**flow/design.v**
```verilog
module regbank (
input logic clk, regwe, regrd,
input logic [4:0] rd_addr, rs_addr, wr_addr,
input logic [15:0] write_data,
output logic [15:0] rd, rs
); 
	logic [15:0] myreg[31:0];
	always_ff @(posedge clk)
	begin
		if (regwe)
		begin 
			if (wr_addr==0) myreg[wr_addr] <= 0;
			else if (wr_addr==1) myreg[wr_addr] <= 16'h0001;
			else myreg[wr_addr] <= write_data;
		end
	end
	assign rs = (regrd)? myreg[rs_addr]:0;
	assign rd = (regrd)? myreg[rd_addr]:0;
endmodule
module signExt (input logic [4:0] data_in,
		output logic [15:0] data_out);
	assign data_out = {{12{data_in[4]}},data_in[3:0]};
endmodule
module myAlu (input logic [15:0] A, B,
		input logic alusrc, reset,
                input logic [2:0] alu_cb,
                output logic [15:0] ALUOUT,
		output logic [3:0] status);
	logic [15:0] comp;
        always_comb
        begin
		if (reset)
		begin
			status = 4'd0;
			ALUOUT = 16'd0;
			comp = 16'd0;
		end
		else if (alusrc)
		begin
			case (alu_cb)
                        3'b000: begin  
				comp = 16'd0;
				ALUOUT = $signed(A) + $signed(B);
				if (ALUOUT == 16'd0)
					status[3] = 1'b1;
				else
					status[3] = 1'b0;
				if (ALUOUT[15] == 1'b1)
					status[2] = 1'b1;
				else
					status[2] = 1'b0;
				if ((A[15]==1'b0) && (B[15]==1'b0) && (ALUOUT[15] == 1'b1))
					status[1] = 1'b1;
				else
					status[1] = 1'b0;
				if ((A[15]==1'b1) && (B[15]==1'b1) && (ALUOUT[15] == 1'b0))
					status[1] = 1'b1;
				else
					status[1] = 1'b0;
				if (A>=B)
					status[0] = 1'b1;
				else
					status[0] = 1'b0;
				end
                        3'b001: begin  
				comp = 16'd0;
				ALUOUT = $signed(A) - $signed(B);
				if (A == B)
					status[3] = 1'b1;
				else
					status[3] = 1'b0;
				if (ALUOUT[15] == 1'b1)
					status[2] = 1'b1;
				else
					status[2] = 1'b0;
				if ((A[15]==1'b0) && (B[15]==1'b1) && (ALUOUT[15] == 1'b1))
					status[1] = 1'b1;
				else
					status[1] = 1'b0;
				if ((A[15]==1'b1) && (B[15]==1'b0) && (ALUOUT[15] == 1'b0))
					status[1] = 1'b1;
				else
					status[1] = 1'b0;
				if (A>=B)
					status[0] = 1'b1;
				else
					status[0] = 1'b0;
				end
			3'b010: begin  
				comp = 16'd0;
				ALUOUT = A&B;
				status[1] = 1'b0;
				if (ALUOUT == 16'd0)
					status[3] = 1'b1;
				else
					status[3] = 1'b0;
				if (ALUOUT[15] == 1'b1)
					status[2] = 1'b1;
				else
					status[2] = 1'b0;
				if (A>=B)
					status[0] = 1'b1;
				else
					status[0] = 1'b0;
				end
			3'b011: begin  
				comp = 16'd0;
				ALUOUT = A|B;
				status[1] = 1'b0;
				if (ALUOUT == 16'd0)
					status[3] = 1'b1;
				else
					status[3] = 1'b0;
				if (ALUOUT[15] == 1'b1)
					status[2] = 1'b1;
				else
					status[2] = 1'b0;
				if (A>=B)
					status[0] = 1'b1;
				else
					status[0] = 1'b0;
				end
			3'b100: begin  
				comp = 16'd0;
				ALUOUT = ~B;
				status[1] = 1'b0;
				status[0] = 1'b0;
				if (ALUOUT == 16'd0)
					status[3] = 1'b1;
				else
					status[3] = 1'b0;
				if (ALUOUT[15] == 1'b1)
					status[2] = 1'b1;
				else
					status[2] = 1'b0;
				end
			3'b101: begin
				ALUOUT = 16'd0;  
				comp = $signed(A) - $signed(B);
				if (A == B)
					status[3] = 1'b1;
				else
					status[3] = 1'b0;
				if (comp[15] == 1'b1)
					status[2] = 1'b1;
				else
					status[2] = 1'b0;
				if ((A[15]==1'b0) && (B[15]==1'b1) && (comp[15] == 1'b1))
					status[1] = 1'b1;
				else
					status[1] = 1'b0;
				if ((A[15]==1'b1) && (B[15]==1'b0) && (comp[15] == 1'b0))
					status[1] = 1'b1;
				else
					status[1] = 1'b0;
				if (A>=B)
					status[0] = 1'b1;
				else
					status[0] = 1'b0;
				end
			default: begin
				ALUOUT = 16'd0;
				comp = 16'd0;
				status = 4'd0;
				end
			endcase
		end
		else 
		begin
			ALUOUT = 16'd0;
			comp = 16'd0;
			status = 4'd0;
                end
	end
endmodule
module datapath(
input logic clk, reg_we,alusrc,reg_rd,lw_add_e,sw_add_e, lwi, w0, w1, reset,
input logic [2:0] alu_cb,
input logic [4:0] lw_addr, sw_addr_d, sw_addr_s,
input wire [15:0] ins,
input  wire [15:0] data_in,
input logic [6:0] mem_addr,
output logic ri,
output logic [6:0] addr,
output logic [6:0] daddr,
output logic [15:0] data,
output logic [3:0] status
);
logic [15:0] rd, rs, aluout, rs_reg, rs_im, reg_in;
logic [4:0] rbank_wr,rd_addr,rs_addr;
regbank my_reg(.clk(clk), .regwe(reg_we), .regrd(reg_rd), .rd_addr(rd_addr), .rs_addr(rs_addr), .wr_addr(rbank_wr), .write_data(reg_in), .rd(rd), .rs(rs_reg) );
myAlu alu(.A(rd), .B(rs), .alusrc(alusrc), .reset(reset), .alu_cb(alu_cb), .ALUOUT(aluout), .status(status[3:0]));
signExt sign(.data_in(ins[5:1]), .data_out(rs_im));
assign rs = (ins[11])? rs_im : rs_reg; 
assign addr = mem_addr;
assign daddr = (lw_add_e||sw_add_e) ? (rs_reg[6:0]):7'b0;
always_comb
begin
	if (lwi)
	begin
		reg_in = ins[15:0];
	end
	else if (lw_add_e)
	begin
		reg_in = data_in[15:0];
	end
	else
	begin
		reg_in = aluout;
	end
	if (w0) rbank_wr = 0;
	else if (w1) rbank_wr = 5'b00001;
	else if (lwi) rbank_wr = lw_addr;
	else rbank_wr = ins[10:6];
	if (sw_add_e)
	begin
		rd_addr = sw_addr_d;
		rs_addr = sw_addr_s;
		data = rd[15:0];
		ri = 1'b0;
	end
	else
	begin
		rd_addr = ins[10:6];
		rs_addr = ins[5:1];
		data = 16'b0;
		ri = 1'b1;
	end
end
endmodule
module control(
input logic start, clk, reset, 
input logic [3:0] status,
input wire [15:0] ins, 
output logic [2:0] alu_cb,
output logic [4:0] lw_addr, sw_addr_d, sw_addr_s,
output logic [6:0] mem_addr,
output logic mem_we,reg_we,alusrc,reg_rd,lw_add_e,sw_add_e,lwi,done,w0,w1);
	logic [6:0] pc,ra;
	logic lwe,swe,swd,go,stop, lwei,lw_add_ei,mem_rd;
	logic [3:0] status_int;
	typedef enum logic [3:0] {s0, s1, s2, s3, s4, s5, s6, s7,s8,s9,s10,s11} statetype;
        statetype state, nextstate;
	always_ff @(posedge clk)
	begin
		if (reset)  state <= s0;
		else if (start) state <= s1;
		else if (go) state <= nextstate;
	end
	always_comb
        begin
                case (state)
                        s0: begin
				if(start) nextstate = s1;
				else nextstate = s0;
			    end
                        s1: nextstate = s2;
			s2: nextstate = s3;
			s3: nextstate = s5;
                        s4: begin 
				if(lwei) nextstate = s6;
				else if(lwe) nextstate = s8;
				else if (stop) nextstate = s9;
				else nextstate = s5;
			    end
			s5: nextstate = s4;
			s6: nextstate = s7;
			s7: nextstate = s10;
			s8: nextstate = s11;
                        s9: begin
				if (start) nextstate = s1; 
				else nextstate = s9;
			    end
			s10: nextstate = s11;
			s11: nextstate = s4;
			default: nextstate = s0;
                endcase
        end
	always_ff @(posedge clk)
	begin
	if (nextstate == s0)
	begin 
		go <= 1'b0;
		done <= 1'b0;
		stop <= 1'b0;
		alusrc <= 1'b0;
		reg_we <= 1'b0;
		lwe <= 1'b0;
		swe <= 1'b0;
		mem_rd <= 1'b1;
		reg_rd <= 1'b0;
		w0 <= 1'b0;
		w1 <= 1'b0;
		lw_add_e <= 1'b0;
		sw_add_e <= 1'b0;
		lwi <= 1'b0;
		lwei <= 1'b0;
		swd <= 1'b0;
		alu_cb <= 3'b0;
		lw_addr <= 4'b0;
		sw_addr_d <= 4'b0;
		sw_addr_s <= 4'b0;
		lw_add_ei <= 1'b0;
		pc <= 7'd0;
		ra <= 7'd0;
		status_int <= 4'b0;
	end
	else if (nextstate == s1)
	begin
		go <= 1'b1;
		done <= 1'b0;
		reg_rd <= 1'b1;
	end
	else if (nextstate == s2)
	begin
		w0 <= 1'b1;
		reg_we <= 1'b1;
	end
	else if (nextstate == s3)
	begin
		w0 <= 1'b0;
		w1 <= 1'b1;
		mem_rd <= 1'b1;
		reg_we <= 1'b1;
	end
	else if (nextstate == s4)
	begin
		reg_we <= 1'b0;
		mem_rd <= 1'b1;
		alusrc <= 1'b0;
		status_int <= status;
		if (lwe)
			begin
			reg_we <= 1'b1;
			end	
	end
	else if (nextstate == s5)
	begin
	w1 <= 1'b0;
	case (ins[15:12])
	4'd0: begin	
		alusrc <= 1'b0;
		reg_we <= 1'b0;
		lwe <= 1'b0;
		swe <= 1'b0;
		mem_rd <= 1'b1;
		reg_rd <= 1'b1;
		lwi <= 1'b0;
		if (ins[0])
		begin	
			stop <= 1'b1;
			pc <= pc;
		end
		else
			pc <= pc + 1;
	     end
	4'd1: begin
		alu_cb <= 3'b0;
		alusrc <= 1'b1;
		reg_we <= 1'b1;
		lwi <= 1'b0;
		lwe <= 1'b0;
		swe <= 1'b0;
		lw_add_e <= 1'b0;
		sw_add_e <= 1'b0;
		pc <= pc + 1;
	     end
	4'd2: begin
		alu_cb <= 3'b001;
		alusrc <= 1'b1;
		reg_we <= 1'b1;
		lwi <= 1'b0;
		lwe <= 1'b0;
		swe <= 1'b0;
		lw_add_e <= 1'b0;
		sw_add_e <= 1'b0;
		pc <= pc + 1;
	     end
	4'd3: begin
		alu_cb <= 3'b010;
		alusrc <= 1'b1;
		reg_we <= 1'b1;
		lwi <= 1'b0;
		lwe <= 1'b0;
		swe <= 1'b0;
		lw_add_e <= 1'b0;
		sw_add_e <= 1'b0;
		pc <= pc + 1;
	     end
	4'd4: begin
		alu_cb <= 3'b011;
		alusrc <= 1'b1;
		reg_we <= 1'b1;
		lwi <= 1'b0;
		lwe <= 1'b0;
		swe <= 1'b0;
		lw_add_e <= 1'b0;
		sw_add_e <= 1'b0;
		pc <= pc + 1;
	     end
	4'd5: begin
		alu_cb <= 3'b100;
		alusrc <= 1'b1;
		reg_we <= 1'b1;
		lwi <= 1'b0;
		lwe <= 1'b0;
		swe <= 1'b0;
		lw_add_e <= 1'b0;
		sw_add_e <= 1'b0;
		pc <= pc + 1;
	     end 
	4'd6: begin
		alu_cb <= 3'b101;
		alusrc <= 1'b1;
		reg_we <= 1'b0;
		lwi <= 1'b0;
		lwe <= 1'b0;
		swe <= 1'b0;
		lw_add_e <= 1'b0;
		sw_add_e <= 1'b0;
		pc <= pc + 1;
	     end
	4'd7:begin
		alusrc <= 1'b0;
		reg_we <= 1'b0;
		sw_add_e <= 1'b0;
		swe <= 1'b0;
		lw_addr <= ins[10:6];
		if (ins[11])
		begin 
		lwei <= 1'b1;
		pc <= pc+1;
		end
		else
		begin
		lw_add_e <= 1'b1;
		lwei <= 1'b0;
		lwe <= 1'b1;
		pc <= pc;
		end
	   end
	4'd8:begin
		sw_addr_d <= ins[10:6];
		sw_addr_s <= ins[5:1];
		alusrc <= 1'b0;
		reg_we <= 1'b0;
		lw_add_e <= 1'b0;
		sw_add_e <= 1'b1;
		lwe <= 1'b0;
		lwi <= 1'b0;
		pc <= pc + 1;
	   end
	4'd9: begin
		alusrc <= 1'b0;
		reg_we <= 1'b0;
		lwe <= 1'b0;
		swe <= 1'b0;
		lwi <= 1'b0;
		lw_add_e <= 1'b0;
		sw_add_e <= 1'b0;
		pc <= ins[7:1];
	     end
	4'd10: begin
		alusrc <= 1'b0;
		reg_we <= 1'b0;
		lwi <= 1'b0;
		lwe <= 1'b0;
		swe <= 1'b0;
		lw_add_e <= 1'b0;
		sw_add_e <= 1'b0;
		if (status_int[3])
		pc <= ins[7:1];
		else pc <= pc + 1;
	     end
	4'd11: begin
		alusrc <= 1'b0;
		reg_we <= 1'b0;
		lwi <= 1'b0;
		lwe <= 1'b0;
		swe <= 1'b0;
		lw_add_e <= 1'b0;
		sw_add_e <= 1'b0;
		if (status_int[3] == 1'b0)
		pc <= ins[7:1];
		else pc <= pc + 1;
	     end
	4'd12: begin
		alusrc <= 1'b0;
		reg_we <= 1'b0;
		lwi <= 1'b0;
		lwe <= 1'b0;
		swe <= 1'b0;
		lw_add_e <= 1'b0;
		sw_add_e <= 1'b0;
		if (status_int[0])
		pc <= ins[7:1];
		else pc <= pc + 1;
	     end
	4'd13: begin
		alusrc <= 1'b0;
		reg_we <= 1'b0;
		lwi <= 1'b0;
		lwe <= 1'b0;
		swe <= 1'b0;
		lw_add_e <= 1'b0;
		sw_add_e <= 1'b0;
		if (status_int[2])
		pc <= ins[7:1];
		else pc <= pc + 1;
	     end
	4'd14: begin
		alusrc <= 1'b0;
		reg_we <= 1'b0;
		lwi <= 1'b0;
		lwe <= 1'b0;
		swe <= 1'b0;
		lw_add_e <= 1'b0;
		sw_add_e <= 1'b0;
		ra <= pc+1;
		pc <= ins[7:1];
	     end
	4'd15: begin
		alusrc <= 1'b0;
		reg_we <= 1'b0;
		lwi <= 1'b0;
		lwe <= 1'b0;
		swe <= 1'b0;
		lw_add_e <= 1'b0;
		sw_add_e <= 1'b0;
		pc <= ra;
	     end
	endcase
	end		
	else if (nextstate == s6)
	begin
		lwei <= 1'b0;		 
	end
	else if (nextstate == s7)
	begin
		lwi <= 1'b1;
		reg_we <= 1'b1;		 
	end
	else if (nextstate == s10)
	begin
		lwi <= 1'b0;
		reg_we <= 1'b0;
		pc <= pc + 1;
	end
	else if (nextstate == s8)
	begin
		lwe <= 1'b0;
		reg_we <= 1'b0;
		lw_add_e <= 1'b0;
		pc <= pc + 1;
	end
	else if (nextstate == s9)
	begin
		go <= 1'b0;
		lw_add_e <= 1'b0;
		sw_add_e <= 1'b0;
		swd <= 1'b0;
		alusrc <= 1'b0;
		reg_we <= 1'b0;
		lwe <= 1'b0;
		swe <= 1'b0;
		mem_rd <= 1'b0;
		reg_rd <= 1'b0;
		stop <= 1'b0;
		done <= 1'b1;
	end
	end
	assign mem_we=(mem_rd)?1'b1:1'b0;
	assign mem_addr = pc;
endmodule
module risc16_core (
input  logic        clk, reset, start,
output logic        done,
output logic [6:0]  imem_addr,
input  logic [15:0] imem_rdata,
output logic [6:0]  dmem_addr,
output logic        dmem_we,
output logic [15:0] dmem_wdata,
input  logic [15:0] dmem_rdata
);
logic mem_we,reg_we,alusrc,reg_rd,lw_add_e,sw_add_e,lwi,w0,w1,ri;
logic [3:0] status;
logic [6:0] c_mem_addr,d_addr,daddr_in;
logic [15:0] ins, rdata_in;
logic [2:0] alu_cb;
logic [4:0] lw_addr,sw_addr_d, sw_addr_s;
assign ins = imem_rdata;
assign imem_addr = d_addr;
assign dmem_addr = daddr_in;
assign dmem_we = ~ri;
assign dmem_wdata = rdata_in;
control cb(.start(start), .clk(clk), .reset(reset), .status(status), .ins(ins), .alu_cb(alu_cb), .mem_addr(c_mem_addr), .mem_we(mem_we),.reg_we(reg_we),.alusrc(alusrc),.reg_rd(reg_rd),.lw_add_e(lw_add_e),.sw_add_e(sw_add_e),.lwi(lwi),.done(done), .w0(w0), .w1(w1), .lw_addr(lw_addr), .sw_addr_d(sw_addr_d), .sw_addr_s(sw_addr_s));
datapath dp(.clk(clk), .reg_we(reg_we), .alusrc(alusrc), .reg_rd(reg_rd), .lw_add_e(lw_add_e), .sw_add_e(sw_add_e), .lwi(lwi), .alu_cb(alu_cb), .mem_addr(c_mem_addr), .ins(ins), .addr(d_addr), .data(rdata_in), .status(status), .w0(w0), .w1(w1), .reset(reset), .lw_addr(lw_addr), .data_in(dmem_rdata), .daddr(daddr_in), .ri(ri), .sw_addr_d(sw_addr_d), .sw_addr_s(sw_addr_s));
endmodule
```
**flow/constraint.sdc**
```tcl
create_clock -name core_clock -period 4.77 [get_ports {clk}]
set_input_delay 0.9540 -clock core_clock [delete_from_list [all_inputs] [get_ports {clk}]]
set_output_delay 0.9540 -clock core_clock [all_outputs]
set_load 0.01 [all_outputs]
```
**flow/config.mk**
```make
export PLATFORM = sky130hd
export DESIGN_NAME = risc16_core
export DESIGN_NICKNAME = risc16_core
export VERILOG_FILES = /design/flow/design.v
export SDC_FILE = /design/flow/constraint.sdc
export NUM_CORES = 4
export LEC_CHECK = 0
export CAP_MARGIN = 15
export CELL_PAD_IN_SITES_DETAIL_PLACEMENT = 1
export CORE_MARGIN = 9
export CORE_UTILIZATION = 40
export CTS_CLUSTER_DIAMETER = 281
export CTS_CLUSTER_SIZE = 71
export GPL_ROUTABILITY_DRIVEN = 0
export GPL_TIMING_DRIVEN = 0
export HOLD_SLACK_MARGIN = -0.08
export MAX_ROUTING_LAYER = met5
export MIN_ROUTING_LAYER = met2
export PLACE_DENSITY = 0.72
export SETUP_SLACK_MARGIN = 0.68
export SLEW_MARGIN = 10
export TNS_END_PERCENT = 60
```
**flow/run.sh**
```bash
#!/bin/bash
# the make line also repeats each setting of config.mk as NAME=value (left out here)
make -C /OpenROAD-flow-scripts/flow DESIGN_CONFIG=/design/flow/config.mk WORK_HOME=/design/flow/orfs CLKGATE_MAP_FILE= finish
```
==> job_summary.md, run 1 <==
### Metrics collected by this job

| Metric | Value |
|---|---|
| Status | did not finish |
| Stopped at | global routing (5_1_grt) |
| First Err | [ERROR GRT-0116] Global routing finished with congestion. Check the congestion regions in the DRC Viewer. |
| Asr flop ratio synth | 0% |
| Synth area leaders | edfxtp_1, mux4_2, nand2_1 |
| Max clock buf depth | 3 |
| Count leader, synth | nand2_1 |
| Most common library cells after synthesis | nand2_1, edfxtp_1, nor2_1, a21oi_1, nand3_1 |
| Syn nets | slightly above 3000 |
| Num CTS Buffers | 12 |
| Core area | about 80000 um^2 |
| Mux share | 11.6% |
| Synth flops | 575 |
| Post-Syn Area per Cell | between 10 and 15 um^2 |
| Yosys Warn Count | 4 |
| Area leader share | 47.5% |
| # port buffers | approximately 60 |
| Flip-flops with a built-in enable | 512 |
| Synthesis area per yosys | roughly 32000 um^2 |
| Simple Share, Synth | 14.9% |
| Place WS | -3.56 ns |
| Dpl hpwl | 108 mm |
| H-tree depth | 1 |
| Mapped Cells | 2934 |
| Synth area leader | edfxtp_1 |
| Seq/Total Area, Yosys | 51.4% |
| Adder-Cell Fraction of Synth Area | 2.11% |
| Die area | 91500 um^2 |
| Top FF cell, synth | edfxtp_1 |
| Syn Std Cell Area | approximately 32000 um^2 |
| Rows | 103 |
| Root Driver | clkbuf_16 |
| Initial core utilization | 40.7% |
| Sink Count | between 500 and 600 |
| Die Height | 303 um |
| Main logic family | AND-OR/OR-AND gates |
| Total track usage | 74.6% |
| Yosys Instances | 2934 |
| Top Ports | around 67 |
| Ao+oa area frac | 15.1% |
| Yosys xor share | 0.699% |
| Die W | 303 um |
| Yosys cell types | 93 |
| GRT overflow | 1008 |
per-layer routing:
layer / GRT overflow / GRT usage (%)
met5: 111 / 67.4
met2: 226 / 76.8
met1: - / -
met4: 193 / 60.2
met3: 478 / 81.7
through the flow:
stage / cell area, um^2 / utilization (%) / TNS [ns] / power, mW / std cells
floorplan: 33100 / - / -146.31 / 6.96 / 2934
global placement: 35000 / 43.9 / -1782.96 / 7.65 / 4044
detailed placement: 35800 / 44.9 / -1542.00 / 7.82 / 4072
CTS: 38800 / 48.7 / -445.97 / 10.0 / 4215
what timing repair did:
| item | in CTS |
|---|---|
| pin swaps | 46 |
| gates cloned | 14 |
| endpoints found under the setup margin | 538 |
| setup buffers | 113 |
| gates resized | 373 |
| hold buffers | 0 |
==> inputs of run 2 (changes only) <==
- ABC_AREA: unset -> 1
- CAP_MARGIN: 15 -> 20
- CELL_PAD_IN_SITES_DETAIL_PLACEMENT: 1 -> unset
- CORE_MARGIN: 9 -> 2
- CORE_UTILIZATION: 40 -> 72
- CTS_CLUSTER_DIAMETER: 281 -> unset
- CTS_CLUSTER_SIZE: 71 -> 10
- GPL_ROUTABILITY_DRIVEN: 0 -> unset
- GPL_TIMING_DRIVEN: 0 -> unset
- HOLD_SLACK_MARGIN: -0.08 -> unset
- MAX_ROUTING_LAYER: met5 -> unset
- MIN_ROUTING_LAYER: met2 -> unset
- PLACE_DENSITY: 0.72 -> unset
- SETUP_SLACK_MARGIN: 0.68 -> 0.76
- SLEW_MARGIN: 10 -> 20
- TNS_END_PERCENT: 60 -> unset
- clock period: 4.77 -> 6.46 ns (I/O delays scaled with it)
==> job_summary.md, run 2 <==
### Metrics collected by this job

| Metric | Value |
|---|---|
| Initial core utilization | around 73% |
| Synth flops | 575 |
| Die area | around 45000 um^2 |
| GRT overflow | 13 |
| Seq/Total Area, Yosys | 52.8% |
| Yosys Warn Count | 4 |
| Syn nets | 3655 |
| Asr flop ratio synth | 0% |
| Stopped at | global routing (5_1_grt) |
| Mapped Cells | 3566 |
| Dpl hpwl | just over 80 mm |
| Status | did not finish |
| Adder-Cell Fraction of Synth Area | between 2 and 2.5% |
| Main logic family | simple AND/OR/NAND/NOR gates |
| Top FF cell, synth | edfxtp_1 |
| Yosys xor share | 0.528% |
| Die Height | 213 um |
| Synth area leader | edfxtp_1 |
| Final GP Congestion | 1.13 |
| Most common library cells after synthesis | nand2_1, edfxtp_1, nand3_1, a21oi_1, inv_1 |
| Hold buffers post-CTS | 0 |
| Yosys cell types | 54 |
| Flip-flops with a built-in enable | 512 |
| Root Driver | clkbuf_16 |
| Core area | approximately 43000 um^2 |
| Ao+oa area frac | between 10% and 20% |
| Placed cell area | 35200 um^2 |
| Sink Count | 575 |
| Cell total after placement | about 4300 |
| Post-Syn Area per Cell | 8.84 um^2 |
| H-tree depth | 3 |
| Yosys Instances | about 3600 |
| Area leader share | between 40 and 50% |
| Synth area leaders | edfxtp_1, nand2_1, nand3_1 |
| Die W | approximately 210 um |
| Top Ports | 67 |
| Num CTS Buffers | 68 |
| # port buffers | 66 |
| Count leader, synth | nand2_1 |
| Synthesis area per yosys | 31500 um^2 |
| Total track usage | between 80% and 90% |
| Mux share | 0% |
| Syn Std Cell Area | 31500 um^2 |
| Simple Share, Synth | 21.6% |
| First Err | [ERROR GRT-0232] Routing congestion too high. Check the congestion heatmap in the GUI. |
| Rows | 76 |
| Max clock buf depth | 3 |
| Place WS | -0.183 ns |
run 2: repair_timing:
item | 4_1_cts
gates cloned | 7
endpoints found under the setup margin | 347
pin swaps | 12
setup buffers | 14
gates resized | 93
run 2: through the flow:
stage,total power [mW],TNS [ns],hold WS (ns)
2_1_floorplan,4.95,0,0.424
3_3_place_gp,5.62,-9.26,0.436
3_5_place_dp,5.65,-20.79,0.450
4_1_cts,9.14,0,0.460
run 2: per-layer routing:
metal	GRT usage, %	overflow
met3	70.6	0
met1	80.7	0
met5	53.8	0
met2	92.9	7
met4	78.7	6
==> inputs of run 3 (changes only) <==
- ABC_AREA: 1 -> unset
- CORE_UTILIZATION: 72 -> 68
- CTS_CLUSTER_SIZE: 10 -> 24
- SETUP_SLACK_MARGIN: 0.76 -> -0.04
- clock period: 6.46 -> 5.47 ns (I/O delays scaled with it)
==> job_summary.md, run 3 <==
### Metrics collected by this job

| Metric | Value |
|---|---|
| Mux share | 11.6% |
| # port buffers | 66 |
| Die W | 222 um |
| Area leader share | 47.5% |
| Total track usage | 84.7% |
| Final GP Congestion | 1.01 |
| Top Ports | 67 |
| H-tree depth | 2 |
| Syn Std Cell Area | 32400 um^2 |
| Post-Syn Area per Cell | roughly 11 um^2 |
| Synth area leader | edfxtp_1 |
| Stopped at | global routing (5_1_grt) |
| Sink Count | around 580 |
| Initial core utilization | 69.3% |
| Max clock buf depth | 3 |
| Root Driver | clkbuf_16 |
| Simple Share, Synth | 14.9% |
| Seq/Total Area, Yosys | 51.4% |
| Asr flop ratio synth | 0% |
| Most common library cells after synthesis | nand2_1, edfxtp_1, nor2_1, a21oi_1, nand3_1 |
| Syn nets | 3023 |
| Yosys xor share | 0.699% |
| Num CTS Buffers | roughly 56 |
| Die area | roughly 49000 um^2 |
| First Err | [ERROR GRT-0232] Routing congestion too high. Check the congestion heatmap in the GUI. |
| Synth area leaders | edfxtp_1, mux4_2, nand2_1 |
| Yosys cell types | 93 |
| Synthesis area per yosys | 32400 um^2 |
| GRT overflow | 10 |
| Status | did not finish |
| Hold buffers post-CTS | 0 |
| Adder-Cell Fraction of Synth Area | 2.11% |
| Rows | 79 |
| Synth flops | 575 |
| Placed cell area | 37000 um^2 |
| Yosys Instances | 2934 |
| Mapped Cells | 2934 |
| Yosys Warn Count | 4 |
| Count leader, synth | nand2_1 |
| Die Height | 222 um |
| Dpl hpwl | between 80 and 90 mm |
| Main logic family | AND-OR/OR-AND gates |
| Place WS | -1.89 ns |
| Flip-flops with a built-in enable | slightly above 500 |
| Ao+oa area frac | 15.1% |
| Core area | 46800 um^2 |
| Top FF cell, synth | edfxtp_1 |
-- run 3: per-stage QoR --
step / util [%] / cells / TNS, ns
2_1_floorplan: - / 2934 / -13.63
3_5_place_dp: 79.2 / 3829 / -511.71
4_1_cts: 86.2 / 3994 / -21.66
3_3_place_gp: 79.1 / 3828 / -455.25
-- run 3: repair_timing --
action | in CTS
gates resized | 149
buffers inserted | 53
setup endpoints to repair | 403
pin swaps | 41
gates cloned | 12
-- run 3: metal layers --
layer / GRT usage, % / overflow
met5: 64.5 / 0
met4: 82.0 / 3
met3: 79.5 / 1
met2: 93.0 / 6
met1: 83.9 / 0
==> inputs of run 4 (changes only) <==
- CAP_MARGIN: 20 -> 5
- CELL_PAD_IN_SITES_DETAIL_PLACEMENT: unset -> 0
- CORE_ASPECT_RATIO: unset -> 1.22
- CORE_UTILIZATION: 68 -> 67
- CTS_CLUSTER_SIZE: 24 -> 49
- GPL_ROUTABILITY_DRIVEN: unset -> 1
- GPL_TIMING_DRIVEN: unset -> 1
- MAX_ROUTING_LAYER: unset -> met4
- PLACE_DENSITY_LB_ADDON: unset -> 0.0
- SETUP_SLACK_MARGIN: -0.04 -> 1.85
- TNS_END_PERCENT: unset -> 55
- clock period: 5.47 -> 6.56 ns (I/O delays scaled with it)
==> job_summary.md, run 4 <==
### Metrics collected by this job

| Metric | Value |
|---|---|
| Status | did not finish |
| Stopped at | global routing (5_1_grt) |
| Count leader, synth | nand2_1 |
| Yosys cell types | 93 |
| Max clock buf depth | 3 |
| Final GP Congestion | 1.06 |
| Adder-Cell Fraction of Synth Area | under 10% |
| Area leader share | 47.5% |
| Synth flops | approximately 580 |
| Simple Share, Synth | 14.9% |
| Mux share | 11.6% |
| Most common library cells after synthesis | nand2_1, edfxtp_1, nor2_1, a21oi_1, nand3_1 |
| Yosys xor share | less than 1% |
| Yosys Instances | 2934 |
| Die W | ~200 um |
| Syn Std Cell Area | roughly 32000 um^2 |
| Ao+oa area frac | 15.1% |
| H-tree depth | 2 |
| Core area | 48100 um^2 |
| Num CTS Buffers | about 55 |
| Main logic family | AND-OR/OR-AND gates |
| Seq/Total Area, Yosys | 51.4% |
| Asr flop ratio synth | 0% |
| Die Height | 247 um |
| Synth area leader | edfxtp_1 |
| Flip-flops with a built-in enable | 512 |
| Synth area leaders | edfxtp_1, mux4_2, nand2_1 |
| Die area | 50100 um^2 |
| Top FF cell, synth | edfxtp_1 |
| Dpl hpwl | 76.2 mm |
| Place WS | -0.643 ns |
| Sink Count | 575 |
| Top Ports | 67 |
| Yosys Warn Count | 4 |
| Root Driver | clkbuf_16 |
| Rows | 89 |
| # port buffers | 66 |
| Mapped Cells | between 2000 and 3000 |
| Post-Syn Area per Cell | 11.0 um^2 |
| Synthesis area per yosys | 32400 um^2 |
| Initial core utilization | 67.3% |
| Syn nets | 3023 |
## run 4: what timing repair did
action / CTS
pin swaps: 46
gates cloned: 20
setup endpoints to repair: 506
hold buffers: 0
gates resized: 182
setup buffers: 58
## run 4: metrics by stage
step	cell area, um^2	instances	TNS [ns]	power, mW
4_1_cts	39600	3887	0	9.01
3_3_place_gp	35900	3706	-92.64	5.66
3_5_place_dp	35900	3707	-95.71	5.68
2_1_floorplan	33000	2934	0	5.05
==> inputs of run 5 (changes only) <==
- ABC_AREA: unset -> 1
- CAP_MARGIN: 5 -> 20
- CELL_PAD_IN_SITES_DETAIL_PLACEMENT: 0 -> 2
- CELL_PAD_IN_SITES_GLOBAL_PLACEMENT: unset -> 1
- CORE_ASPECT_RATIO: 1.22 -> unset
- CORE_UTILIZATION: 67 -> 40
- CTS_CLUSTER_DIAMETER: unset -> 34
- CTS_CLUSTER_SIZE: 49 -> 96
- GPL_ROUTABILITY_DRIVEN: 1 -> unset
- GPL_TIMING_DRIVEN: 1 -> unset
- MAX_ROUTING_LAYER: met4 -> unset
- MIN_ROUTING_LAYER: unset -> met2
- PLACE_DENSITY_LB_ADDON: 0.0 -> unset
- SETUP_SLACK_MARGIN: 1.85 -> 0.54
- TNS_END_PERCENT: 55 -> unset
- clock period: 6.56 -> 5.42 ns (I/O delays scaled with it)
==> job_summary.md, run 5 <==
### Metrics collected by this job

| Metric | Value |
|---|---|
| Rows | roughly 100 |
| Syn nets | approximately 3700 |
| Most common library cells after synthesis | nand2_1, edfxtp_1, nand3_1, a21oi_1, inv_1 |
| Mux share | 0% |
| Core area | 77700 um^2 |
| Yosys Instances | 3566 |
| Main logic family | simple AND/OR/NAND/NOR gates |
| # port buffers | 66 |
| Yosys cell types | ~54 |
| Yosys Warn Count | 4 |
| Cell total after placement | 5017 |
| Final GP Congestion | 1.09 |
| Synthesis area per yosys | between 30000 and 40000 um^2 |
| Adder-Cell Fraction of Synth Area | 2.17% |
| Syn Std Cell Area | 31500 um^2 |
| Area leader share | 48.8% |
| Die W | 285 um |
| Yosys xor share | 0.528% |
| Synth area leader | edfxtp_1 |
| Count leader, synth | nand2_1 |
| Simple Share, Synth | 21.6% |
| Die area | 81000 um^2 |
| Top Ports | 67 |
| Post-Syn Area per Cell | 8.84 um^2 |
| Initial core utilization | a little over 40% |
| Synth flops | 575 |
| Seq/Total Area, Yosys | 52.8% |
| Ao+oa area frac | 16.2% |
| Flip-flops with a built-in enable | 512 |
| Die Height | roughly 280 um |
| Status | did not finish |
| Asr flop ratio synth | 0% |
| Top FF cell, synth | edfxtp_1 |
| Stopped at | clock tree synthesis (4_1_cts) |
| Dpl hpwl | 117 mm |
| First Err | [ERROR DPL-0033] detailed placement checks failed during check placement. |
| Mapped Cells | about 3600 |
| Synth area leaders | edfxtp_1, nand2_1, nand3_1 |
-- run 5: stage by stage --
stage | area [um^2] | hold WS, ns | setup TNS [ns] | worst slack [ns]
after detailed placement | 38000 | 0.455 | -416.17 | -1.26
after global placement | 38000 | 0.436 | -344.96 | -1.14
after floorplan | 32000 | 0.424 | 0 | 0.400
==> inputs of run 6 (changes only) <==
- ABC_AREA: 1 -> unset
- CELL_PAD_IN_SITES_DETAIL_PLACEMENT: 2 -> unset
- CELL_PAD_IN_SITES_GLOBAL_PLACEMENT: 1 -> unset
- CORE_UTILIZATION: 40 -> 58
- CTS_CLUSTER_DIAMETER: 34 -> unset
- CTS_CLUSTER_SIZE: 96 -> unset
- MIN_ROUTING_LAYER: met2 -> unset
- SETUP_SLACK_MARGIN: 0.54 -> -0.48
- clock period: 5.42 -> 5.49 ns (I/O delays scaled with it)
==> job_summary.md, run 6 <==
## Synthesis and layout report

| Metric | Value |
|---|---|
| Status | failed layout checks |
| Fail Reasons | negative setup slack |
| Synth area leader | edfxtp_1 |
| Post-route antenna net violation count | 0 |
| Asr flop ratio synth | 0% |
| Buf+Inv Stages, Crit Path | 10 |
| WL per Instance | 29.4 um |
| GRT overflow | 0 |
| Crit path capture | dmem_wdata[12] |
| Yosys Instances | 2934 |
| Count leader, synth | nand2_1 |
| Mux share | 11.6% |
| Pin count of the biggest net entering global routing | approximately 50 |
| Max clock buf depth | 3 |
| Syn nets | approximately 3000 |
| Setup violators final | roughly 370 |
| Mapped Cells | 2934 |
| Reg2Reg Depth | 23 |
| Highest clock rate | approximately 170 MHz |
| CP most frequent cell | buf_4 |
| Sink Count | approximately 580 |
| RR Startpoint | cb.sw_add_e |
| Area added between synthesis and finish | 23.1% |
| CP delay by family, top | buffers and inverters |
| Final wirelength | ~120 mm |
| Dpl hpwl | 82.4 mm |
| Finished Layout Cells | 4135 |
| Nets@finish | 3433 |
| Top FF cell, synth | edfxtp_1 |
| Num CTS Buffers | 58 |
| Synth area leaders | edfxtp_1, mux4_2, nand2_1 |
| Via count | between 20000 and 30000 |
| Clk ins delay skew pair | 0.67 ns |
| Adder-Cell Fraction of Synth Area | 2.11% |
| Seq/Total Area, Yosys | 51.4% |
| Worst path max stage delay | 0.54 ns |
| Final instance area | 39900 um^2 |
| Most common library cells after synthesis | nand2_1, edfxtp_1, nor2_1, a21oi_1, nand3_1 |
| First-pass DRT Iterations | 6 |
| R2r endpoint | dp.my_reg.myreg[18][11] |
| Maximum VDD drop | roughly 0.00033 V |
| Slowest-stage cell, CP | clkdlybuf4s50_1 |
| Die Height | 240 um |
| Core area | 55200 um^2 |
| Area leader share | a little under half |
| Proportion of power drawn by the clock network | 35.3% |
| Measured slew at the worst slew-check pin | approximately 1.2 ns |
| Tmin final | 5.91 ns |
| Root Driver | clkbuf_16 |
| Power Combinational | 2.14 mW |
| Initial antenna violation count | 1 |
| Flip-flops with a built-in enable | 512 |
| Crit path cell chain | clkdlybuf4s50_1 -> nor2b_2 -> a21oi_4 -> buf_4 -> buf_12 -> buf_12 -> buf_4 -> buf_12 -> mux4_2 -> nand2_1 -> and3_1 -> a311oi_2 -> buf_4 -> a31oi_1 -> nor2b_1 -> buf_4 -> inv_1 -> nor2_1 -> clkdlybuf4s50_1 |
| H-tree depth | 2 |
| Sequential Power | slightly below 5 mW |
| Worst Setup Slack, final | -0.424 ns |
| Fin Clk Skew | 0.0476 ns |
| WHS Path Cells | 1 |
| Max-Cap Viols | 0 |
| CTS tree | done |
| Switching share of total power | 27.6% |
| RSZ-0062 raised after global routing | true |
| Starting DRC count in detailed routing | 4319 |
| Rows | about 86 |
| CP arrival | 4.82 ns |
| Place WS | -1.62 ns |
| Seq pwr share | between 40 and 50% |
| Top Ports | 67 |
| Endpoints failing hold | 0 |
| Via-per-instance ratio | roughly 6.9 |
| Initial core utilization | 58.7% |
| Internal Power | 7.81 mW |
| Crit path max fanout | 24 |
| Worst Hold Class | reg2reg |
| Die W | 240 um |
| Cell total after placement | 4010 |
| Clock group power | 3.81 mW |
| CP Capture Type | output port |
| # port buffers | about 66 |
| Die area | 57700 um^2 |
| Min-delay src | cb.state[0] |
| Pwr Total | 10.8 mW |
| Worst-case headroom to the max-slew limit | 18.6% |
| Fin. max-slew vios | 0 |
| Crit. Startpoint | imem_rdata[7] |
| Hold-critical path endpoint | cb.state[0] |
| Cell Pwr Density | 271 nW/um^2 |
| Synthesis area per yosys | between 30000 and 40000 um^2 |
| Simple Share, Synth | 14.9% |
| Logic pwr share | 19.8% |
| Yosys Warn Count | 4 |
| Worst-path clk slew | roughly 0.06 ns |
| Syn Std Cell Area | 32400 um^2 |
| Placed cell area | 37700 um^2 |
| Total track usage | 42.0% |
| WS Path Type | in2out |
| Number of global-route vias before repair | 27600 |
| Ao+oa area frac | about 15% |
| Yosys xor share | less than 1% |
| Final worst path period share | 108% |
| Post-Syn Area per Cell | 11.0 um^2 |
| Reg2reg setup slack | -0.29 ns |
| Top Consumer | sequential cells |
| First-pass GRT wire length | around 180 mm |
| CP startpoint kind | input pin |
| Yosys cell types | roughly 93 |
| Static leakage | 14.3 nW |
| Main logic family | AND-OR/OR-AND gates |
| Worst EP required | ~4.4 ns |
| Crit. path cell count | 19 |
| Synth flops | 575 |
| Switching Power | 2.98 mW |
| DRC violations left | 0 |
| Final GP Congestion | 1.04 |
| Tool Warnings | about 64 |
-- run 6: cell type report --
type,instances,area (um^2)
Timing Repair Buffer,579,5330
Sequential cell,575,16600
Clock inverter,28,219
Antenna cell,1,2.50
Clock buffer,74,1580
Fill cell,3864,15300
Inverter,77,289
Multi-Input combinational cell,2053,14900
Tap cell,748,936
-- run 6: routing by layer --
metal	track usage [%]	wire [um]
met1	56.1	43200
met2	64.8	54200
met3	9.05	16300
met4	22.5	7730
met5	0	0
-- run 6: per-stage QoR --
stage	hold slack [ns]	TNS [ns]	utilization [%]
finish	0.461	-64.30	72.2
global route	0.482	-133.87	72.2
floorplan	0.427	-120.38	-
CTS	0.463	-72.04	71.8
detailed placement	0.452	-479.11	68.3
global placement	0.437	-431.27	68.3
-- run 6: timing repair --
action / CTS / global route
gates cloned: 1 / 0
resized: 6 / 17
endpoints found under the setup margin: 227 / 167
hold buffers: 0 / 0
pin swaps: 2 / 5
setup buffers: 5 / 18
==> inputs of run 7 (changes only) <==
- CAP_MARGIN: 20 -> 5
- CELL_PAD_IN_SITES_DETAIL_PLACEMENT: unset -> 0
- CORE_ASPECT_RATIO: unset -> 0.87
- CORE_UTILIZATION: 58 -> 72
- CTS_CLUSTER_SIZE: unset -> 21
- GPL_ROUTABILITY_DRIVEN: unset -> 0
- GPL_TIMING_DRIVEN: unset -> 1
- MAX_ROUTING_LAYER: unset -> met4
- PLACE_DENSITY_LB_ADDON: unset -> 0.06
- SETUP_SLACK_MARGIN: -0.48 -> 1.08
- TNS_END_PERCENT: unset -> 55
- clock period: 5.49 -> 6.04 ns (I/O delays scaled with it)
==> job_summary.md, run 7 <==
### Metrics collected by this job

| Metric | Value |
|---|---|
| Status | did not finish |
| Stopped at | global routing (5_1_grt) |
| First Err | [ERROR GRT-0232] Routing congestion too high. Check the congestion heatmap in the GUI. |
| Syn nets | 3023 |
| GRT overflow | 200 |
| Flip-flops with a built-in enable | between 500 and 600 |
| Ao+oa area frac | 15.1% |
| Seq/Total Area, Yosys | 51.4% |
| Die area | 46700 um^2 |
| Root Driver | clkbuf_16 |
| Synth flops | 575 |
| Area leader share | 47.5% |
| Yosys cell types | 93 |
| Post-Syn Area per Cell | 11.0 um^2 |
| Yosys Instances | 2934 |
| Adder-Cell Fraction of Synth Area | 2.11% |
| Mapped Cells | 2934 |
| Asr flop ratio synth | 0% |
| Synthesis area per yosys | around 32000 um^2 |
| Synth area leader | edfxtp_1 |
| Yosys xor share | 0.699% |
| H-tree depth | 2 |
| Total track usage | 85.0% |
| Rows | slightly above 70 |
| Simple Share, Synth | 14.9% |
| Main logic family | AND-OR/OR-AND gates |
| Count leader, synth | nand2_1 |
| Die Height | 202 um |
| Core area | 44400 um^2 |
| Hold buffers post-CTS | 0 |
| Max clock buf depth | 3 |
| Die W | 231 um |
| Syn Std Cell Area | 32400 um^2 |
| Sink Count | ~580 |
| Most common library cells after synthesis | nand2_1, edfxtp_1, nor2_1, a21oi_1, nand3_1 |
| Initial core utilization | between 70 and 80% |
| Yosys Warn Count | 4 |
| Top FF cell, synth | edfxtp_1 |
| Mux share | a little under an eighth |
| Dpl hpwl | just under 80 mm |
| Top Ports | 67 |
| Num CTS Buffers | 56 |
| # port buffers | 66 |
| Synth area leaders | edfxtp_1, mux4_2, nand2_1 |
| Placed cell area | 36700 um^2 |
-- run 7: repair_timing --
item,4_1_cts
cloned,20
pin swaps,58
endpoints found under the setup margin,448
buffers inserted,103
gates resized,201
-- run 7: routing by layer --
metal / GRT overflow / global-route usage (%)
met5: - / -
met4: 79 / 81.2
met3: 14 / 74.1
met2: 94 / 94.1
met1: 13 / 85.7
-- run 7: stage by stage --
step	hold WS (ns)	std cells	power, mW	worst slack (ns)
CTS	0.466	3972	9.87	0.472
detailed placement	0.450	3748	6.24	-0.790
global placement	0.438	3748	6.18	-0.510
floorplan	0.427	2934	5.48	0.412
==> inputs of run 8 (changes only) <==
- CORE_ASPECT_RATIO: 0.87 -> 1.22
- CORE_UTILIZATION: 72 -> 67
- CTS_CLUSTER_SIZE: 21 -> unset
- PLACE_DENSITY_LB_ADDON: 0.06 -> 0.0
- SETUP_SLACK_MARGIN: 1.08 -> 0.91
- clock period: 6.04 -> 6.56 ns (I/O delays scaled with it)
==> job_summary.md, run 8 <==
## Synthesis and layout report

| Metric | Value |
|---|---|
| Proportion of power drawn by the clock network | 36.5% |
| Seq/Total Area, Yosys | 51.4% |
| RSZ-0062 raised after global routing | true |
| Rows | between 80 and 90 |
| Mux share | 11.6% |
| Worst path max stage delay | 0.68 ns |
| Fin. max-slew vios | 0 |
| Clock group power | 3.44 mW |
| Place WS | -0.434 ns |
| Top FF cell, synth | edfxtp_1 |
| Max clock buf depth | 3 |
| # port buffers | 66 |
| Reg2Reg Depth | 28 |
| Hold-critical path endpoint | cb.state[1] |
| Sink Count | 575 |
| Endpoints failing hold | 0 |
| Yosys Instances | 2934 |
| Asr flop ratio synth | 0% |
| Number of global-route vias before repair | between 20000 and 30000 |
| Mapped Cells | 2934 |
| Starting DRC count in detailed routing | 5407 |
| Synth area leader | edfxtp_1 |
| Dpl hpwl | 73.4 mm |
| Final worst path period share | 93.6% |
| Min-delay src | cb.state[1] |
| H-tree depth | 2 |
| Worst Hold Class | reg2reg |
| Final wirelength | between 100 and 150 mm |
| Static leakage | 14.2 nW |
| Power Combinational | 1.93 mW |
| Top Ports | about 67 |
| Yosys cell types | between 90 and 100 |
| Crit path max fanout | 8 |
| Main logic family | AND-OR/OR-AND gates |
| Worst-path clk slew | 0.07 ns |
| Worst-case headroom to the max-slew limit | 13.7% |
| Area leader share | a little under half |
| Setup TNS | 0 ns |
| WL per Instance | 33.7 um |
| Buf+Inv Stages, Crit Path | 9 |
| Internal Power | 6.74 mW |
| Yosys xor share | 0.699% |
| Syn Std Cell Area | 32400 um^2 |
| Initial antenna violation count | 1 |
| Adder-Cell Fraction of Synth Area | under 10% |
| Via-per-instance ratio | slightly below 8 |
| Ao+oa area frac | 15.1% |
| Cell Pwr Density | 233 nW/um^2 |
| Setup violators final | 0 |
| Worst Setup Slack, final | about 0.42 ns |
| Count leader, synth | nand2_1 |
| CP delay by family, top | AND-OR/OR-AND gates |
| Root Driver | clkbuf_16 |
| Slowest-stage cell, CP | mux2i_1 |
| Pin count of the biggest net entering global routing | 65 |
| Highest clock rate | 163 MHz |
| Flip-flops with a built-in enable | 512 |
| CP arrival | 6.57 ns |
| Most common library cells after synthesis | nand2_1, edfxtp_1, nor2_1, a21oi_1, nand3_1 |
| Reg2reg setup slack | 0.49 ns |
| Synth flops | 575 |
| DRC violations left | 0 |
| Core area | between 40000 and 50000 um^2 |
| Initial core utilization | 67.3% |
| Die W | slightly above 200 um |
| Fin Clk Skew | 0.0435 ns |
| CP startpoint kind | input pin |
| Synth area leaders | edfxtp_1, mux4_2, nand2_1 |
| R2r endpoint | dp.my_reg.myreg[6][14] |
| First-pass DRT Iterations | 10 |
| Max-Cap Viols | 0 |
| Logic pwr share | 20.5% |
| Crit path capture | dp.my_reg.myreg[6][14] |
| GRT overflow | 0 |
| Yosys Warn Count | 4 |
| Via count | 30400 |
| Status | finished clean |
| Area added between synthesis and finish | 24.9% |
| Num CTS Buffers | 55 |
| Crit. path cell count | 29 |
| Hold buffers post-CTS | 0 |
| Switching Power | 2.69 mW |
| Worst EP required | between 6 and 7 ns |
| Syn nets | 3023 |
| RR Startpoint | cb.sw_add_e |
| Synthesis area per yosys | 32400 um^2 |
| Crit. Startpoint | imem_rdata[2] |
| First-pass GRT wire length | 181 mm |
| Post-route antenna net violation count | 0 |
| Tmin final | 6.14 ns |
| Sequential Power | between 4 and 5 mW |
| Maximum VDD drop | 0.000360 V |
| Post-Syn Area per Cell | 11.0 um^2 |
| Die Height | 247 um |
| WHS Path Cells | 2 |
| Nets@finish | 3306 |
| Switching share of total power | 28.5% |
| Tool Warnings | 65 |
| CTS tree | done |
| Measured slew at the worst slew-check pin | 1.29 ns |
| CP most frequent cell | a21oi_2 |
| Simple Share, Synth | 14.9% |
| Die area | 50100 um^2 |
| CP Capture Type | register |
| Total track usage | roughly 50% |
| Top Consumer | sequential cells |
| Seq pwr share | a little over two fifths |
| WS Path Type | in2reg |
| Hold WS | 0.460 ns |
| Clk ins delay skew pair | 0.68 ns |
==> run 8: per-layer routing <==
metal,vias up,track usage [%],routed length (um)
li1,11800,-,-
met1,14100,59.2,38800
met2,3318,73.7,56200
met3,1188,18.2,22400
met4,0,39.8,13900
met5,-,-,0
==> run 8: area by class of cell <==
cell class,count,area [um^2]
repair buffers,454,4970
flip-flops and latches,575,16600
clock inverters,39,483
well taps,637,797
clock buffers,64,1440
diodes,1,2.50
multi-input cells,2054,15800
fillers,2437,7650
inverters,77,300
==> run 8: timing repair <==
| item | 4_1_cts | 5_1_grt |
|---|---|---|
| hold endpoints to repair | 0 | 0 |
| setup endpoints to repair | 339 | 289 |
| gates resized | 170 | 133 |
| pin swaps | 31 | 59 |
| gates cloned | 18 | 10 |
| setup buffers | 39 | 47 |
==> run 8: per-stage QoR <==
stage	utilization, %	power, mW	cells	cell area [um^2]
CTS	81.4	9.10	3841	39200
floorplan	-	5.01	2934	32700
global route	84.1	9.57	3901	40500
detailed placement	74.1	5.62	3681	35600
finish	84.1	9.43	3901	40500
global placement	74.1	5.59	3681	35600
==> inputs of run 9 (changes only) <==
- CELL_PAD_IN_SITES_GLOBAL_PLACEMENT: unset -> 1
- CORE_UTILIZATION: 67 -> 72
- MAX_ROUTING_LAYER: met4 -> unset
- PLACE_DENSITY_LB_ADDON: 0.0 -> 0.22
- SETUP_SLACK_MARGIN: 0.91 -> -0.12
- clock period: 6.56 -> 2.1 ns (I/O delays scaled with it)
==> job_summary.md, run 9 <==
### Metrics collected by this job

| Metric | Value |
|---|---|
| Die area | between 40000 and 50000 um^2 |
| Syn Std Cell Area | ~32000 um^2 |
| Yosys Warn Count | 4 |
| Stopped at | global placement without I/O (3_1_place_gp_skip_io) |
| Main logic family | AND-OR/OR-AND gates |
| Rows | 85 |
| Yosys cell types | 93 |
| Most common library cells after synthesis | nand2_1, edfxtp_1, nor2_1, a21oi_1, nand3_1 |
| Initial core utilization | between 70% and 80% |
| First Err | [ERROR FLW-0024] Place density exceeds 1.0 (current PLACE_DENSITY_LB_ADDON =  0.22). Please check if the value of  PLACE_DENSITY_LB_ADDON is between 0 and 0.99. |
| Synth area leader | edfxtp_1 |
| Synth flops | 575 |
| Synthesis area per yosys | 32400 um^2 |
| Yosys xor share | 0.699% |
| Adder-Cell Fraction of Synth Area | approximately 2.1% |
| Syn nets | 3023 |
| Asr flop ratio synth | 0% |
| Mapped Cells | approximately 3000 |
| Simple Share, Synth | 14.9% |
| Core area | approximately 44000 um^2 |
| Flip-flops with a built-in enable | 512 |
| Status | did not finish |
| Top FF cell, synth | edfxtp_1 |
| Synth area leaders | edfxtp_1, mux4_2, nand2_1 |
| Die W | 196 um |
| Ao+oa area frac | 15.1% |
| Die Height | 238 um |
| Count leader, synth | nand2_1 |
| Area leader share | between 40% and 50% |
| Seq/Total Area, Yosys | between 50% and 60% |
| Mux share | 11.6% |
| Yosys Instances | 2934 |
| Post-Syn Area per Cell | 11.0 um^2 |
==> inputs of run 10 (changes only) <==
- CELL_PAD_IN_SITES_GLOBAL_PLACEMENT: 1 -> unset
- CTS_CLUSTER_SIZE: unset -> 21
- MAX_ROUTING_LAYER: unset -> met4
- PLACE_DENSITY_LB_ADDON: 0.22 -> 0.06
- SETUP_SLACK_MARGIN: -0.12 -> -0.14
- clock period: 2.1 -> 5.36 ns (I/O delays scaled with it)
==> job_summary.md, run 10 <==
### Metrics collected by this job

| Metric | Value |
|---|---|
| Die W | about 200 um |
| Post-Syn Area per Cell | 11.0 um^2 |
| Synthesis area per yosys | 32400 um^2 |
| Adder-Cell Fraction of Synth Area | 2.11% |
| Seq/Total Area, Yosys | approximately 50% |
| # port buffers | 66 |
| Max clock buf depth | 3 |
| Die Height | 238 um |
| Yosys Instances | 2934 |
| Hold buffers post-CTS | 0 |
| Count leader, synth | nand2_1 |
| Num CTS Buffers | 54 |
| Syn nets | 3023 |
| Most common library cells after synthesis | nand2_1, edfxtp_1, nor2_1, a21oi_1, nand3_1 |
| Top FF cell, synth | edfxtp_1 |
| Rows | 85 |
| GRT overflow | 164 |
| Dpl hpwl | 78.0 mm |
| Sink Count | about 580 |
| Synth flops | 575 |
| Area leader share | 47.5% |
| Initial core utilization | 73.2% |
| Synth area leaders | edfxtp_1, mux4_2, nand2_1 |
| Simple Share, Synth | 14.9% |
| Total track usage | ~81% |
| Cell total after placement | 3790 |
| Stopped at | global routing (5_1_grt) |
| Die area | 46700 um^2 |
| Place WS | -1.56 ns |
| Asr flop ratio synth | 0% |
| Flip-flops with a built-in enable | 512 |
| H-tree depth | 2 |
| Yosys Warn Count | 4 |
| Yosys xor share | 0.699% |
| Ao+oa area frac | about 15% |
| Mapped Cells | between 2000 and 3000 |
| Syn Std Cell Area | 32400 um^2 |
| Top Ports | 67 |
| Mux share | a little under an eighth |
| Root Driver | clkbuf_16 |
| Synth area leader | edfxtp_1 |
| Main logic family | AND-OR/OR-AND gates |
| Core area | 44200 um^2 |
| Status | did not finish |
| Yosys cell types | 93 |
| First Err | [ERROR GRT-0232] Routing congestion too high. Check the congestion heatmap in the GUI. |
run 10: layer usage:
layer | GRT usage, % | GRT overflow
met1 | 79.9 | 5
met2 | 94.8 | 76
met5 | - | -
met4 | 82.1 | 80
met3 | 65.8 | 3
run 10: timing repair:
| item | CTS |
|---|---|
| buffers inserted | 33 |
| gates cloned | 9 |
| pin swaps | 34 |
| setup endpoints to repair | 335 |
| gates resized | 131 |
run 10: through the flow:
stage / cell area (um^2) / TNS (ns)
after global placement: 37000 / -383.31
after CTS: 40000 / -20.73
after detailed placement: 37000 / -435.23
after floorplan: 32700 / -80.09
==> inputs of run 11 (changes only) <==
- CAP_MARGIN: 5 -> 20
- CELL_PAD_IN_SITES_DETAIL_PLACEMENT: 0 -> unset
- CORE_ASPECT_RATIO: 1.22 -> unset
- CORE_UTILIZATION: 72 -> 65
- CTS_CLUSTER_SIZE: 21 -> unset
- GPL_ROUTABILITY_DRIVEN: 0 -> unset
- GPL_TIMING_DRIVEN: 1 -> unset
- MAX_ROUTING_LAYER: met4 -> unset
- PLACE_DENSITY_LB_ADDON: 0.06 -> unset
- SETUP_SLACK_MARGIN: -0.14 -> unset
- TNS_END_PERCENT: 55 -> unset
- clock period: 5.36 -> 7.58 ns (I/O delays scaled with it)
==> job_summary.md, run 11 <==
## Synthesis and layout report

| Metric | Value |
|---|---|
| Status | finished clean |
| Simple Share, Synth | around 15% |
| Maximum VDD drop | 0.000284 V |
| Tool Warnings | 63 |
| Main logic family | AND-OR/OR-AND gates |
| Crit. Startpoint | imem_rdata[5] |
| WL per Instance | 31.8 um |
| Root Driver | clkbuf_16 |
| Crit path cell chain | clkdlybuf4s50_1 -> nor2b_1 -> a21oi_4 -> a211oi_1 -> a311oi_1 -> a311oi_1 -> o31ai_1 -> buf_4 -> and3_1 -> a21oi_1 -> inv_1 -> ha_1 -> o21a_1 -> o21ai_0 -> a21oi_1 -> a311o_1 -> a21o_1 -> a21oi_1 -> o21ai_0 -> xnor2_1 -> a221oi_1 -> o22ai_2 -> buf_12 |
| Post-CTS Resized | 0 |
| Endpoints failing hold | 0 |
| CP startpoint kind | input pin |
| CP delay by family, top | AND-OR/OR-AND gates |
| Number of global-route vias before repair | 27200 |
| Yosys Warn Count | 4 |
| Final worst path period share | 95.7% |
| Fillers | 3205 |
| Min-delay src | cb.state[1] |
| Worst-path clk slew | 0.06 ns |
| Initial antenna violation count | 2 |
| Count leader, synth | nand2_1 |
| Dpl hpwl | 73.5 mm |
| Static leakage | 12.4 nW |
| Core area | 49100 um^2 |
| Rows | between 80 and 90 |
| Max-Cap Viols | 0 |
| Via count | between 20000 and 30000 |
| Syn Std Cell Area | 32400 um^2 |
| Synth area leader | edfxtp_1 |
| Buf+Inv Stages, Crit Path | 4 |
| R2r endpoint | dp.my_reg.myreg[27][15] |
| Nets@finish | roughly 3100 |
| Worst-case headroom to the max-slew limit | 18.8% |
| WS Path Type | in2reg |
| Most common library cells after synthesis | nand2_1, edfxtp_1, nor2_1, a21oi_1, nand3_1 |
| Flip-flops with a built-in enable | 512 |
| CP Capture Type | register |
| Logic pwr share | 16.1% |
| Crit path max fanout | 32 |
| Switching Power | 2.11 mW |
| Ao+oa area frac | 15.1% |
| Switching share of total power | 27.6% |
| Post-Syn Area per Cell | 11.0 um^2 |
| Seq pwr share | between 40% and 50% |
| Final instance area | approximately 37000 um^2 |
| First-pass DRT Iterations | 10 |
| Starting DRC count in detailed routing | 5275 |
| Syn nets | just over 3000 |
| Pwr Total | around 7.6 mW |
| Proportion of power drawn by the clock network | 38.0% |
| Crit path capture | dp.my_reg.myreg[14][14] |
| RSZ-0062 raised after global routing | false |
| Hold buffers post-CTS | 0 |
| Slowest-stage cell, CP | o31ai_1 |
| Worst Setup Slack, final | 0.326 ns |
| Sequential Power | 3.51 mW |
| H-tree depth | 2 |
| Final wirelength | 118 mm |
| Adder-Cell Fraction of Synth Area | around 2.1% |
| # port buffers | 66 |
| Reg2reg setup slack | just over 0.6 ns |
| Fin Clk Skew | around 0.043 ns |
| Yosys xor share | less than 1% |
| Highest clock rate | around 140 MHz |
| Worst EP required | between 7 and 8 ns |
| Clock group power | ~2.9 mW |
| Via-per-instance ratio | 7.61 |
| Seq/Total Area, Yosys | roughly 51% |
| Die area | between 50000 and 60000 um^2 |
| WHS Path Cells | 2 |
| Worst path max stage delay | 0.81 ns |
| DRC violations left | 0 |
| Fin. max-slew vios | 0 |
| Top Ports | 67 |
| Die Height | 227 um |
| Place WS | 0.0216 ns |
| Cell Pwr Density | 209 nW/um^2 |
| Die W | approximately 230 um |
| Sink Count | 575 |
| Tmin final | 7.25 ns |
| Top Consumer | sequential cells |
| Max clock buf depth | 3 |
| Internal Power | approximately 5.5 mW |
| Mux share | between 10% and 20% |
| Post-route antenna net violation count | 0 |
| Asr flop ratio synth | 0% |
| CP most frequent cell | a21oi_1 |
| Pin count of the biggest net entering global routing | between 50 and 60 |
| Mapped Cells | 2934 |
| RR Startpoint | cb.sw_add_e |
| Setup TNS | 0 ns |
| Top FF cell, synth | edfxtp_1 |
| Power Combinational | 1.23 mW |
| Setup violators final | 0 |
| Synth area leaders | edfxtp_1, mux4_2, nand2_1 |
| CTS tree | done |
| Final GP Congestion | roughly 1.0 |
| Crit. path cell count | 23 |
| Num CTS Buffers | just under 60 |
| Synthesis area per yosys | 32400 um^2 |
| Reg2Reg Depth | 23 |
| Post-CTS Setup Bufs | 0 |
| First-pass GRT wire length | 172 mm |
| CP arrival | 7.66 ns |
| Synth flops | 575 |
| Yosys Instances | 2934 |
| Total track usage | about 46% |
| Area added between synthesis and finish | 12.7% |
| Hold-critical path endpoint | cb.state[1] |
| Yosys cell types | between 90 and 100 |
| Measured slew at the worst slew-check pin | 1.22 ns |
| Clk ins delay skew pair | 0.67 ns |
| GRT overflow | 0 |
| Worst Hold Class | reg2reg |
| Placed cell area | 34600 um^2 |
| Area leader share | 47.5% |
| Initial core utilization | 66.0% |
run 11: stage by stage:
| stage | hold slack [ns] | cells | util [%] |
|---|---|---|---|
| floorplan | 0.427 | 2934 | - |
| global placement | 0.436 | 3589 | 70.5 |
| detailed placement | 0.445 | 3589 | 70.5 |
| CTS | 0.460 | 3697 | 74.4 |
| global route | 0.479 | 3699 | 74.4 |
| finish | 0.458 | 3700 | 74.4 |
run 11: per-layer routing:
| layer | vias up | track usage [%] | wire, um | share of wire, % |
|---|---|---|---|---|
| li1 | 11300 | - | - | - |
| met1 | 13300 | 58.5 | 38500 | 33 |
| met2 | 2755 | 68.4 | 50900 | 43 |
| met3 | 717 | 15.9 | 19200 | 16 |
| met4 | 2 | 27.5 | 9030 | 7.7 |
| met5 | - | 0.569 | 12 | 0.010 |
run 11: cell type report:
class / count / area [um^2] / share of cell area (%)
Antenna cell: 2 / 5.00 / 0.0137
Clock buffer: 68 / 1530 / 4.20
Clock inverter: 40 / 382 / 1.05
Inverter: 77 / 289 / 0.792
Multi-Input combinational cell: 2052 / 14800 / 40.6
Sequential cell: 575 / 16600 / 45.6
Tap cell: 664 / 831 / 2.28
Timing Repair Buffer: 222 / 2010 / 5.50
==> inputs of run 12 (changes only) <==
- CAP_MARGIN: 20 -> 30
- CORE_MARGIN: 2 -> 3
- CORE_UTILIZATION: 65 -> 69
- CTS_CLUSTER_SIZE: unset -> 75
- GPL_ROUTABILITY_DRIVEN: unset -> 0
- MIN_ROUTING_LAYER: unset -> met1
- PLACE_DENSITY_LB_ADDON: unset -> 0.25
- SLEW_MARGIN: 20 -> 15
- TNS_END_PERCENT: unset -> 40
- clock period: 7.58 -> 11.6 ns (I/O delays scaled with it)
==> job_summary.md, run 12 <==
## Synthesis and layout report

| Metric | Value |
|---|---|
| Count leader, synth | nand2_1 |
| Starting DRC count in detailed routing | 6711 |
| Fin Clk Skew | 0.0260 ns |
| Total track usage | 44.1% |
| Initial antenna violation count | 3 |
| Register area | 16600 um^2 |
| Yosys cell types | 93 |
| Worst-path clk slew | 0.06 ns |
| Main logic family | AND-OR/OR-AND gates |
| DRC violations left | 0 |
| Setup TNS | 0 ns |
| Via-per-instance ratio | 7.90 |
| CP Capture Type | output port |
| Crit. path cell count | 14 |
| Post-route antenna net violation count | 0 |
| Switching Power | 1.35 mW |
| Via count | 28000 |
| CP startpoint kind | input pin |
| Clk ins delay skew pair | 0.65 ns |
| Crit path cell chain | clkdlybuf4s50_1 -> mux2i_4 -> buf_8 -> buf_12 -> buf_4 -> mux4_2 -> nand2_1 -> and3_1 -> a311oi_1 -> a31oi_1 -> nor2b_1 -> inv_1 -> nor2_1 -> clkdlybuf4s50_1 |
| RSZ-0062 raised after global routing | false |
| GRT overflow | 0 |
| H-tree depth | 2 |
| Most common library cells after synthesis | nand2_1, edfxtp_1, nor2_1, a21oi_1, nand3_1 |
| CTS tree | done |
| Power Combinational | between 0.7 and 0.8 mW |
| Top Consumer | sequential cells |
| CP arrival | 7.05 ns |
| Endpoints failing hold | 0 |
| Reg2Reg Depth | 20 |
| Proportion of power drawn by the clock network | 37.0% |
| Pin count of the biggest net entering global routing | 131 |
| Rows | 78 |
| Crit. Startpoint | imem_rdata[6] |
| Crit path max fanout | about 61 |
| Worst Hold Class | reg2reg |
| Synthesis area per yosys | approximately 32000 um^2 |
| Maximum VDD drop | between 0.0001 and 0.00015 V |
| Asr flop ratio synth | 0% |
| Mapped Cells | just under 3000 |
| Final wirelength | 112 mm |
| Top FF cell, synth | edfxtp_1 |
| Adder-Cell Fraction of Synth Area | 2.11% |
| First-pass DRT Iterations | 11 |
| Syn Std Cell Area | 32400 um^2 |
| Top Ports | around 67 |
| Worst path max stage delay | approximately 0.75 ns |
| Pwr Total | 4.85 mW |
| Num CTS Buffers | 58 |
| Post-CTS Setup Bufs | 0 |
| Yosys Warn Count | 4 |
| Combinational Area | 14800 um^2 |
| Seq/Total Area, Yosys | 51.4% |
| Worst Setup Slack, final | 2.23 ns |
| Ao+oa area frac | around 15% |
| Seq pwr share | 47.2% |
| Nets@finish | 2990 |
| Yosys xor share | 0.699% |
| Slowest-stage cell, CP | clkdlybuf4s50_1 |
| Buf+Inv Stages, Crit Path | 6 |
| WL per Instance | 31.6 um |
| Final instance area | 35700 um^2 |
| Synth area leaders | edfxtp_1, mux4_2, nand2_1 |
| CP most frequent cell | clkdlybuf4s50_1 |
| Internal Power | 3.50 mW |
| Root Driver | clkbuf_16 |
| Dpl hpwl | 65.8 mm |
| Worst-case headroom to the max-slew limit | 24.4% |
| Max clock buf depth | 3 |
| Tmin final | 9.37 ns |
| Die W | around 220 um |
| Min-delay src | cb.lw_addr[2] |
| WHS Path Cells | 2 |
| Highest clock rate | ~110 MHz |
| Mux share | between 10% and 20% |
| # port buffers | ~66 |
| Fillers | 2641 |
| Simple Share, Synth | between 10% and 20% |
| Cell Pwr Density | 136 nW/um^2 |
| Static leakage | 11.9 nW |
| Initial core utilization | 70.6% |
| Final worst path period share | roughly four fifths |
| R2r endpoint | dp.my_reg.myreg[26][14] |
| Placed cell area | roughly 34000 um^2 |
| WS Path Type | in2out |
| Finished Layout Cells | around 3500 |
| Synth flops | 575 |
| Hold buffers post-CTS | 0 |
| CP delay by family, top | buffers and inverters |
| RR Startpoint | cb.sw_add_e |
| Core area | 45900 um^2 |
| Flip-flops with a built-in enable | around 500 |
| Switching share of total power | 27.8% |
| Syn nets | 3023 |
| Area leader share | 47.5% |
| Number of global-route vias before repair | 27300 |
| Setup violators final | 0 |
| Clock group power | 1.79 mW |
| Post-Syn Area per Cell | 11.0 um^2 |
| Cell total after placement | 3429 |
| Die Height | 223 um |
| Status | finished clean |
| Crit path capture | dmem_wdata[7] |
| Tool Warnings | about 64 |
| Post-CTS Resized | 0 |
| Place WS | 1.90 ns |
| Measured slew at the worst slew-check pin | between 1 and 1.5 ns |
| First-pass GRT wire length | 166 mm |
| Yosys Instances | just under 3000 |
| Sink Count | about 580 |
| Worst EP required | 9.28 ns |
| Max-Cap Viols | 0 |
| Sequential Power | 2.29 mW |
| Reg2reg setup slack | 3.32 ns |
| Logic pwr share | 15.8% |
| Synth area leader | edfxtp_1 |
| Hold-critical path endpoint | cb.lw_addr[2] |
| Fin. max-slew vios | 0 |
| Die area | slightly below 50000 um^2 |
| Area added between synthesis and finish | 10.1% |
## run 12: layout make-up
class | instances | area share (%)
well taps | 600 | 2.11
inverters | 77 | 0.811
clock buffers | 74 | 4.36
diodes | 2 | 0.0140
flip-flops and latches | 575 | 46.7
multi-input cells | 2052 | 41.5
repair buffers | 137 | 3.89
clock inverters | 31 | 0.646
## run 12: through the flow
| step | hold slack (ns) | utilization (%) |
|---|---|---|
| finish | 0.463 | 77.7 |
| floorplan | 0.427 | - |
| global route | 0.479 | 77.7 |
| CTS | 0.461 | 77.3 |
| detailed placement | 0.453 | 73.4 |
| global placement | 0.438 | 73.2 |
## run 12: routing by layer
layer	track usage, %	vias up	part of all wire [%]
li1	-	11100	-
met1	55.8	13000	31
met2	63.1	3080	42
met3	19.9	849	19
met4	25.7	0	7.8
met5	0	-	0
No activity file was given, so power comes from the tool's default toggle rates.
